== job 101 ==
## Pipelined_Processor
module Pipelined_Processor(
input CLK,
input reset,
output [7:0] imem_addr,
input [15:0] imem_data,
output [7:0] dmem_addr,
output [7:0] dmem_wdata,
output dmem_we,
input [7:0] dmem_rdata,
output [7:0] result 
   );
clock: 13.5 ns
lec_check: 0
abc_area: 1
cap_margin: 20
core_aspect_ratio: 0.5
core_margin: 9
core_utilization: 42
cts_cluster_diameter: 337
cts_cluster_size: 99
hold_slack_margin: 0.06
setup_slack_margin: -1.33
slew_margin: 20
tns_end_percent: 20
run.sh (not shown) runs the stock make flow with config.mk's settings and CLKGATE_MAP_FILE=.
Here is what was changed in the inputs of job 102 compared with job 101.
Settings: a deleted CTS_CLUSTER_DIAMETER that had been 337; a deleted SETUP_SLACK_MARGIN that had been -1.33; a deleted TNS_END_PERCENT that had been 20; a deleted ABC_AREA that had been 1; a deleted HOLD_SLACK_MARGIN that had been 0.06; a deleted CORE_ASPECT_RATIO that had been 0.5; a change of CORE_MARGIN from 9 to 2; a deleted CTS_CLUSTER_SIZE that had been 99; a change of CORE_UTILIZATION from 42 to 64; a change of the clock period (ns, I/O delays scaled along) from 13.5 to 7.31.
==> comparison <==
What the final checks of job 102 revealed, after a flow that finished every stage, was a layout that fails on negative setup slack. Going from job 101 to job 102, the core occupancy in the finished layout was found to have gone up by 36 points. The higher share of final layout cell area taken by clock buffers and inverters came out of job 101. The total routed wire length on the met1 layer in job 102 was lower than what job 101 gave. [job 102 vs job 101] final-report setup violation count: higher in job 102. Changes observed in job 102 relative to job 101: highest clock rate lower; multi-input combinational cell count shows a reduction of about 5%; final non-filler cell area went up about 17%. In the flow results for job 101 and job 102, the wire length of the first global-routing pass is smaller on job 101.
diff inputs: job 102 => job 103
Settings: changing CORE_UTILIZATION from 64 to 72; setting PLACE_DENSITY to 0.67 for the first time; changing the clock period (ns, I/O delays scaled along) from 7.31 to 13.1.
Findings:
Job 103 -> stages 100% | layout checks FAIL | max-capacitance violations, max-slew violations, negative setup slack. There was hardly any difference in clock network latency to the later pin of the worst-skew pair between job 102 and job 103. Wire length was lower in job 103 than in job 102. Number of nets with antenna violations after routing delta (job 103 -> job 102): insignificant. Job 103 ended up with a higher power share of the sequential group than job 102 did. Layout overhead on the synthesized area sits lower in job 103 than in job 102. Compared to job 102, job 103 has number of global-route vias before repair 5.2% lower. Of job 103 and job 102, the lower global-route usage belongs to job 102. Job 103 -> job 102: clock skew flat.

* * *

## run 1
Pipelined_Processor again, from the RTL that the note above started with.
==> flow/design.v (excerpt) <==
module Pipelined_Processor(
input CLK,
input reset,
output [7:0] imem_addr,
input [15:0] imem_data,
output [7:0] dmem_addr,
output [7:0] dmem_wdata,
output dmem_we,
input [7:0] dmem_rdata,
output [7:0] result 
   );
wire pcsrc;
wire [7:0] pcplus1_f;
wire [7:0] pcnext_f;
wire [7:0] pc_f, pc_d;
wire [15:0] instr_f, instr_d;
wire signed [7:0] SrcA_d, SrcA_e;
wire signed [7:0] RD1e, RD2e;  
wire signed [7:0] SrcB ;
wire Zero;
wire [7:0] ALUResult_e, ALUResult_m, ALUResult_w;
wire [3:0] ALUControl_d, ALUControl_e;
wire ALUSrc_d, ALUSrc_e, ResultSrc_e, ResultSrc_d, ResultSrc_m, ResultSrc_w;
wire [7:0] pcplus1_d, pcplus1_e, pcplus1_m, pcplus1_w;
wire [2:0] a1_d, Rs1D, Rs2D;
wire [2:0] Rs1E, Rs2E;
wire [2:0] a1_e, a1_m, a1_w;  
wire [3:0] opcode;
wire [2:0] funct;
wire [7:0] SrcB_reg, SrcB_reg_e, SrcB_reg_m;
wire [7:0] wrtdata;
wire [7:0] read_data_w, read_data_m;
wire MemWrite_d, MemWrite_e, MemWrite_m;
wire regwrite_d, regwrite_e, regwrite_w, regwrite_m;
wire [7:0] ImmExt_d, ImmExt_e;  
wire [1:0] ForwardAE, ForwardBE;
wire stallF, flushD, stallD, flushE;
pc p0(.pcnext(pcnext_f),. reset(reset), .pc(pc_f), .stallF(stallF), .clk(CLK));
assign pcplus1_f = pc_f + 1;
assign imem_addr = pc_f;
assign instr_f = imem_data;
assign opcode = instr_f[15:12];
  ...
make LEC_CHECK=0 ABC_AREA=1 CAP_MARGIN=20 CORE_MARGIN=2 CORE_UTILIZATION=72 CTS_CLUSTER_DIAMETER=263 CTS_CLUSTER_SIZE=58 HOLD_SLACK_MARGIN=-0.09 SETUP_SLACK_MARGIN=1.82 SLEW_MARGIN=20 finish   # period 7.37 ns
Seen in the log of run 1: GRT-0116 during 5_1_grt, after which the run never completed.
Here is what was changed in the inputs of run 2 compared with run 1.
- clearing CTS_CLUSTER_DIAMETER, which used to be 263
- clearing SETUP_SLACK_MARGIN, which used to be 1.82
- clearing CTS_CLUSTER_SIZE, which used to be 58
- clearing HOLD_SLACK_MARGIN, which used to be -0.09
- swapping 72 for 20 in CORE_UTILIZATION
- clearing ABC_AREA, which used to be 1
- swapping 7.37 for 13.2 in the clock period (ns, I/O delays scaled along)
- Of run 2 and run 1, only run 1 fails to reach the end of the flow.
- In the summary table, run 1 is marked failed, with error GRT-0116 raised in 5_1_grt.
- Going from run 1 to run 2, the net count after synthesis was found to have gone down by 178.
- Compared with run 1, run 2 shows a higher count of cell types in the netlist.
- [compare] base=run 1 new=run 2: area after detailed placement rose by 0.83%; mapped cell area +160 µm²; xor/xnor share of the synthesized area +1.1 points; cell count after placement shows an increase of 278; chip footprint rose by 250%.
- Yosys cell count: lower on run 2
The inputs of run 3 differ from those of run 2 as listed below.
- ABC_AREA newly set to 1
- CORE_UTILIZATION changed from 20 to 67
- CTS_CLUSTER_DIAMETER newly set to 222
- CTS_CLUSTER_SIZE newly set to 73
- the clock period (ns, I/O delays scaled along) changed from 13.2 to 11.2
Notes after the runs:
- Run 3 ran in full, but the layout does not pass; the checks complain about setup timing.
- Across both runs, number of rows created at floorplan was lower for run 3 than for run 2.
- Summary of run 3 over run 2: register fraction of the total cell area climbed 1.6 points; routed wirelength normalized by instance count climbed 8.3%.
- Against run 2, worst slack on hold paths in run 3 came out better.
- [compare] base=run 2 new=run 3: number of antenna violations at the first check in global routing moved down, total power now sits higher.
- Compared with run 2, run 3 shows a higher overall global routing resource usage.
- Taking run 2 as the reference, in run 3 remaining design rule violation count ~0 delta, number of cells in the finished layout apart from fillers fell by 350, highest clock rate higher.
- Area after synthesis ends up lower on run 3.
What run 4 does differently from run 3 at the input level:
- ABC_AREA: 1 -> unset
- CORE_UTILIZATION: 67 -> 40
- CTS_CLUSTER_SIZE: 73 -> unset
- CTS_CLUSTER_DIAMETER: 222 -> unset
- the clock period (ns, I/O delays scaled along): 11.2 -> 13.5
[summary]
Compared to run 3, run 4 was floorplanned on a bigger die.
Global-route usage was higher in the run labelled run 3.
Run 4 reached the end of the flow, and the finished layout is clean on the timing, design-rule and antenna checks.
Going from run 3 to run 4, maximum clock frequency shows a reduction of 0.0066 GHz, fraction of area in clock buffers and inverters essentially unchanged.

* * *

Setup of build 51:
Pipelined_Processor again, from the RTL that the note above started with.
make LEC_CHECK=0 CAP_MARGIN=20 CELL_PAD_IN_SITES_DETAIL_PLACEMENT=1 CORE_MARGIN=4 CORE_UTILIZATION=40 HOLD_SLACK_MARGIN=0.05 MIN_ROUTING_LAYER=met2 SETUP_SLACK_MARGIN=3.19 SLEW_MARGIN=40 TNS_END_PERCENT=70 finish   # period 13.5 ns
What build 10 does differently from build 51 at the input level:
# build 51
export LEC_CHECK = 0
export CAP_MARGIN = 20
export CELL_PAD_IN_SITES_DETAIL_PLACEMENT = 1
export CORE_MARGIN = 4
export CORE_UTILIZATION = 40
export HOLD_SLACK_MARGIN = 0.05
export MIN_ROUTING_LAYER = met2
export SETUP_SLACK_MARGIN = 3.19
export SLEW_MARGIN = 40
export TNS_END_PERCENT = 70
create_clock -name core_clock -period 13.5 [get_ports {CLK}]
# build 10
export LEC_CHECK = 0
export CAP_MARGIN = 20
export CELL_PAD_IN_SITES_DETAIL_PLACEMENT = 1
export CORE_MARGIN = 2
export CORE_UTILIZATION = 40
export CTS_CLUSTER_DIAMETER = 198
export MIN_ROUTING_LAYER = met2
export SLEW_MARGIN = 20
export TNS_END_PERCENT = 10
create_clock -name core_clock -period 13.5 [get_ports {CLK}]
- Finished, but not clean: build 10, with negative setup slack.
- Per the comparison of build 10 with build 51, final critical-path required period shows an increase of 0.74 ns, die height shows a reduction of 2.3%.
- Compared build 51 against build 10; minimum hold slack within noise.
[inputs] build 75 vs build 10
# build 10
export LEC_CHECK = 0
export CAP_MARGIN = 20
export CELL_PAD_IN_SITES_DETAIL_PLACEMENT = 1
export CORE_MARGIN = 2
export CORE_UTILIZATION = 40
export CTS_CLUSTER_DIAMETER = 198
export MIN_ROUTING_LAYER = met2
export SLEW_MARGIN = 20
export TNS_END_PERCENT = 10
create_clock -name core_clock -period 13.5 [get_ports {CLK}]
# build 75
export LEC_CHECK = 0
export ABC_AREA = 1
export CAP_MARGIN = 20
export CORE_ASPECT_RATIO = 1.71
export CORE_MARGIN = 2
export CORE_UTILIZATION = 57
export CTS_CLUSTER_DIAMETER = 337
export CTS_CLUSTER_SIZE = 93
export SLEW_MARGIN = 20
export TNS_END_PERCENT = 15
create_clock -name core_clock -period 13.5 [get_ports {CLK}]
Notes after the runs:
Taking build 10 as the reference, in build 75 area growth from synthesis to layout now sits lower; hold slack now sits higher; register-to-register slack now sits higher; total power of the final layout now sits lower; synthesized cell count now sits higher. Comparing build 10 and build 75, the lower via count was measured on build 75. Of build 75 and build 10, it is build 75 that has the higher met1 demand-to-capacity share in global routing. On number of diodes added for antenna fixing: build 75 sits below build 10. Of build 10 and build 75, build 10 shows the lower smallest setup slack after layout, with build 75 above it. Build 75 ran to completion and came out clean on the timing, design-rule and antenna checks.
Modified inputs, build 22 compared to build 75
# build 75
export LEC_CHECK = 0
export ABC_AREA = 1
export CAP_MARGIN = 20
export CORE_ASPECT_RATIO = 1.71
export CORE_MARGIN = 2
export CORE_UTILIZATION = 57
export CTS_CLUSTER_DIAMETER = 337
export CTS_CLUSTER_SIZE = 93
export SLEW_MARGIN = 20
export TNS_END_PERCENT = 15
create_clock -name core_clock -period 13.5 [get_ports {CLK}]
# build 22
export LEC_CHECK = 0
export ABC_AREA = 1
export CAP_MARGIN = 20
export CORE_ASPECT_RATIO = 0.5
export CORE_MARGIN = 2
export CORE_UTILIZATION = 34
export CTS_CLUSTER_DIAMETER = 337
export CTS_CLUSTER_SIZE = 99
export SLEW_MARGIN = 20
export TNS_END_PERCENT = 20
create_clock -name core_clock -period 13.5 [get_ports {CLK}]
--- outcome ---
- No run among build 22 and build 75 stopped early or left any final violation; all are clean.
- As far as maximum frequency is concerned, build 75 and build 22 perform about the same.
- Diff build 75 -> build 22: total design power moved down; area growth from synthesis to final layout went up; area of the placeable core went up 13,000 um2.
- Changes observed in build 22 relative to build 75: proportion of power drawn by combinational gates moved down, wire length on met3 moved up, routed wire length moved down.
No activity file was given, so power comes from the tool's default toggle rates.
